build 57:
==> flow/design.v (excerpt) <==
module cache(
    input  wire         clk,
    input  wire         resetn,
    input  wire         valid,
    input  wire         op,
    input  wire [ 2: 0] index,
    input  wire [24: 0] tag,
    input  wire [ 3: 0] offset,
    input  wire [ 3: 0] wstrb,
    input  wire [31: 0] wdata,
    output wire         addr_ok,
    output wire         data_ok,
    output wire [31: 0] rdata,
    output wire         rd_req,
    output wire [ 2: 0] rd_type,
    output wire [31: 0] rd_addr,
    input  wire         rd_rdy,
    input  wire         ret_valid,
    input  wire         ret_last,
    input  wire [31: 0] ret_data,
    output wire         wr_req,
    output wire [ 2: 0] wr_type,
    output wire [31: 0] wr_addr,
    output wire [ 3: 0] wr_wstrb,
    output wire [127:0] wr_data,
    input  wire         wr_rdy
);
Settings: LEC_CHECK=0, CAP_MARGIN=20, CORE_MARGIN=2, CORE_UTILIZATION=40, SLEW_MARGIN=20; clock period 8.14 ns.
run.sh (not shown) runs the stock make flow with config.mk's settings and CLKGATE_MAP_FILE=.
Build 57: flow completed, timing, DRC and antenna clean
## Diff of input files: build 63 against build 57
-- flow/config.mk --
<<< build 57, line 8
export CAP_MARGIN = 20
export CORE_MARGIN = 2
export CORE_UTILIZATION = 40
export SLEW_MARGIN = 20
>>> build 63, line 8
export CAP_MARGIN = 20
export CORE_MARGIN = 8
export CORE_UTILIZATION = 15
export GPL_ROUTABILITY_DRIVEN = 0
export GPL_TIMING_DRIVEN = 0
export HOLD_SLACK_MARGIN = 0.08
export MAX_ROUTING_LAYER = met4
export PLACE_DENSITY_LB_ADDON = 0.07
export SETUP_SLACK_MARGIN = 2.34
export SLEW_MARGIN = 20
==> flow/constraint.sdc <==
create_clock -name core_clock -period 9.13 [get_ports {clk}]
set_input_delay 1.8260 -clock core_clock [delete_from_list [all_inputs] [get_ports {clk}]]
set_output_delay 1.8260 -clock core_clock [all_outputs]
set_load 0.01 [all_outputs]
Run comparison: build 57 power group with the highest consumption registers; build 63 power group with the highest consumption the clock network
Changes observed in build 63 relative to build 57: tally of clock buffers in the finished layout higher, maximum net fanout on the critical path lower.
Higher critical path depth goes to build 63 over build 57.
Build 63 vs build 57, worst-path cell with the longest stage delay: sky130_fd_sc_hd__or4_4 vs sky130_fd_sc_hd__nor4_2
Diff build 57 -> build 63 | clock share of power | increase of 3.4 points
Build 63 vs build 57 on leakage dissipation: build 63 is the higher one.
For the non-clock buffer count, build 63 came in 483 higher than build 57 did.
The higher combinational fraction of design power of build 57 and build 63 is in build 63.
Here is what was changed in the inputs of build 97 compared with build 63.
==> flow/config.mk <==
export PLATFORM = sky130hd
export DESIGN_NAME = cache
export DESIGN_NICKNAME = cache
export VERILOG_FILES = /design/flow/design.v
export SDC_FILE = /design/flow/constraint.sdc
export NUM_CORES = 4
export LEC_CHECK = 0
export CAP_MARGIN = 20
export CELL_PAD_IN_SITES_DETAIL_PLACEMENT = 2
export CORE_MARGIN = 2
export CORE_UTILIZATION = 40
export GPL_TIMING_DRIVEN = 1
export MIN_ROUTING_LAYER = met1
export SLEW_MARGIN = 20
==> flow/constraint.sdc <==
create_clock -name core_clock -period 8.0 [get_ports {clk}]
set_input_delay 1.6000 -clock core_clock [delete_from_list [all_inputs] [get_ports {clk}]]
set_output_delay 1.6000 -clock core_clock [all_outputs]
set_load 0.01 [all_outputs]
### Flow results
Status | build 63 and build 97 | clean. Critical path arrival | build 97 above build 63. Of build 63 and build 97, the lower total die size belongs to build 97. Re final worst-path cycle share: build 63 and build 97 aren't equal, and the lower value belongs to build 63. Build 97 ended up with sky130_fd_sc_hd__dfxtp_4 as its worst-path cell with the longest stage delay; build 63 ended up with sky130_fd_sc_hd__or4_4.
Edits applied to the flow inputs when going from build 97 to build 86:
==> flow/config.mk <==
export PLATFORM = sky130hd
export DESIGN_NAME = cache
export DESIGN_NICKNAME = cache
export VERILOG_FILES = /design/flow/design.v
export SDC_FILE = /design/flow/constraint.sdc
export NUM_CORES = 4
export LEC_CHECK = 0
export CAP_MARGIN = 20
export CORE_MARGIN = 2
export CORE_UTILIZATION = 70
export CTS_CLUSTER_SIZE = 25
export HOLD_SLACK_MARGIN = 0.3
export SETUP_SLACK_MARGIN = 1.15
export SLEW_MARGIN = 20
==> flow/constraint.sdc <==
create_clock -name core_clock -period 4.29 [get_ports {clk}]
set_input_delay 0.8580 -clock core_clock [delete_from_list [all_inputs] [get_ports {clk}]]
set_output_delay 0.8580 -clock core_clock [all_outputs]
set_load 0.01 [all_outputs]
==> comparison <==
- Post-detailed-routing wire length: build 86 vs build 97 down 22%
- The die of build 86 is smaller than the one used in build 97.
- Re setup slack: build 86 is 1250 ps down on build 97.
- | build 86 | all stages done | FAIL | negative setup slack |
- Relative max-transition margin ended up 12 points higher on build 86 than on build 97.
- As far as mean instance size in the synthesized netlist goes, build 86 and build 97 are indistinguishable; the numbers are identical.
- Going from build 97 to build 86, the fraction of power spent switching nets was found to have gone down by 1.9 points.
- Going from build 97 to build 86, utilization now larger, worst hold slack shows an increase of 36 ps, combinational power rose by about 120%, area growth from synthesis to layout saw an increase.

---

cache again, from the RTL that the note above started with.
==> flow/design.v (excerpt) <==
module cache(
    input  wire         clk,
    input  wire         resetn,
    input  wire         valid,
    input  wire         op,
    input  wire [ 2: 0] index,
    input  wire [24: 0] tag,
    input  wire [ 3: 0] offset,
    input  wire [ 3: 0] wstrb,
    input  wire [31: 0] wdata,
    output wire         addr_ok,
    output wire         data_ok,
    output wire [31: 0] rdata,
    output wire         rd_req,
    output wire [ 2: 0] rd_type,
    output wire [31: 0] rd_addr,
    input  wire         rd_rdy,
    input  wire         ret_valid,
    input  wire         ret_last,
    input  wire [31: 0] ret_data,
    output wire         wr_req,
    output wire [ 2: 0] wr_type,
    output wire [31: 0] wr_addr,
    output wire [ 3: 0] wr_wstrb,
    output wire [127:0] wr_data,
    input  wire         wr_rdy
);
export LEC_CHECK = 0
export CAP_MARGIN = 5
export CORE_MARGIN = 2
export CORE_UTILIZATION = 72
export HOLD_SLACK_MARGIN = 0.24
export PLACE_DENSITY = 0.65
export SETUP_SLACK_MARGIN = -0.55
export SLEW_MARGIN = 20
create_clock -name core_clock -period 5.54 [get_ports {clk}]
The first run reached the layout checks and failed them: negative setup slack.
==> next run, changes <==
Settings changed: CAP_MARGIN 5 to 20, CTS_CLUSTER_DIAMETER set to 26, CTS_CLUSTER_SIZE set to 21, HOLD_SLACK_MARGIN 0.24 to not set, PLACE_DENSITY 0.65 to not set, SETUP_SLACK_MARGIN -0.55 to 1.13.
Clock period 5.54 ns to 4.23 ns, I/O delays scaled along.
=> This time the run aborted during clock tree synthesis (4_1_cts) on DPL-0033; die area is unchanged; area after synthesis is unchanged; synthesized cell count stays the same.
==> next run, changes <==
Settings changed: CAP_MARGIN 20 to 5, CELL_PAD_IN_SITES_DETAIL_PLACEMENT set to 1, CORE_MARGIN 2 to 3, CORE_UTILIZATION 72 to 41, CTS_CLUSTER_DIAMETER 26 to 191, CTS_CLUSTER_SIZE 21 to not set, GPL_TIMING_DRIVEN set to 1, MIN_ROUTING_LAYER set to met1, PLACE_DENSITY_LB_ADDON set to 0.29, SETUP_SLACK_MARGIN 1.13 to not set, TNS_END_PERCENT set to 55.
Clock period 4.23 ns to 7.7 ns, I/O delays scaled along.
Effect: The new run finished with timing, DRC and antenna clean. Synthesized cell count does not change. Die size came out higher by 76%. Area after synthesis is unchanged.
==> next run, changes <==
Settings changed: CAP_MARGIN 5 to 25, CORE_MARGIN 3 to 2, CORE_UTILIZATION 41 to 40, CTS_CLUSTER_DIAMETER 191 to 107, GPL_TIMING_DRIVEN 1 to 0, MIN_ROUTING_LAYER met1 to not set, PLACE_DENSITY_LB_ADDON 0.29 to 0.03, TNS_END_PERCENT 55 to not set.
Clock period 7.7 ns to 4.44 ns, I/O delays scaled along.
The new run finished with negative setup slack left.
Utilization increases by 1.8 points.
Clock-buffer cell count increases by 34.
Hold slack is better by 0.037 ns.

---

cache again, from the RTL that the note above started with.
Design cache, start of the top module:
module cache(
    input  wire         clk,
    input  wire         resetn,
    input  wire         valid,
    input  wire         op,
    input  wire [ 2: 0] index,
    input  wire [24: 0] tag,
    input  wire [ 3: 0] offset,
    input  wire [ 3: 0] wstrb,
    input  wire [31: 0] wdata,
    output wire         addr_ok,
    output wire         data_ok,
    output wire [31: 0] rdata,
    output wire         rd_req,
    output wire [ 2: 0] rd_type,
    output wire [31: 0] rd_addr,
    input  wire         rd_rdy,
    input  wire         ret_valid,
    input  wire         ret_last,
    input  wire [31: 0] ret_data,
    output wire         wr_req,
    output wire [ 2: 0] wr_type,
    output wire [31: 0] wr_addr,
    output wire [ 3: 0] wr_wstrb,
    output wire [127:0] wr_data,
    input  wire         wr_rdy
);
clock: 4.86 ns
lec_check: 0
abc_area: 0
cap_margin: 5
cell_pad_in_sites_detail_placement: 0
cell_pad_in_sites_global_placement: 0
core_margin: 9
core_utilization: 62
cts_cluster_size: 74
gpl_timing_driven: 0
hold_slack_margin: 0.17
max_routing_layer: met5
min_routing_layer: met1
place_density_lb_addon: 0.06
setup_slack_margin: 0.03
slew_margin: 25
tns_end_percent: 55
The baseline finished with setup timing left.
Rerun with:
Settings changed: ABC_AREA 0 to not set, CAP_MARGIN 5 to 25, CELL_PAD_IN_SITES_DETAIL_PLACEMENT 0 to 1, CELL_PAD_IN_SITES_GLOBAL_PLACEMENT 0 to not set, CORE_MARGIN 9 to 3, CORE_UTILIZATION 62 to 40, CTS_CLUSTER_DIAMETER set to 191, CTS_CLUSTER_SIZE 74 to not set, HOLD_SLACK_MARGIN 0.17 to not set, MAX_ROUTING_LAYER met5 to not set, PLACE_DENSITY_LB_ADDON 0.06 to 0.29, SETUP_SLACK_MARGIN 0.03 to not set, SLEW_MARGIN 25 to 20.
Clock period 4.86 ns to 7.7 ns, I/O delays scaled along.
The new run completed without violations.
Worst setup slack improves by 1.0 ns.
Final cell count climbs by 13%.
Routed wire length climbs by 4.2%.
Critical path depth climbs by 1.
Sequential cell count stays the same.
Total power drops by 37%.
Design area drops by 1.2%.
Rerun with:
Settings changed: CAP_MARGIN 25 to 20, CELL_PAD_IN_SITES_DETAIL_PLACEMENT 1 to not set, CORE_MARGIN 3 to 2, CORE_UTILIZATION 40 to 72, CTS_CLUSTER_DIAMETER 191 to not set, CTS_CLUSTER_SIZE set to 32, GPL_TIMING_DRIVEN 0 to not set, MIN_ROUTING_LAYER met1 to not set, PLACE_DENSITY set to 0.64, PLACE_DENSITY_LB_ADDON 0.29 to not set, SETUP_SLACK_MARGIN set to 1.65, TNS_END_PERCENT 55 to not set.
Clock period 7.7 ns to 5.54 ns, I/O delays scaled along.
The changed run aborted during global routing on ODB-0269.
Synthesized cell count does not change.
Die size is lower by 45%.
Synthesized area does not change.
Power is estimated from default activity; no workload was simulated.
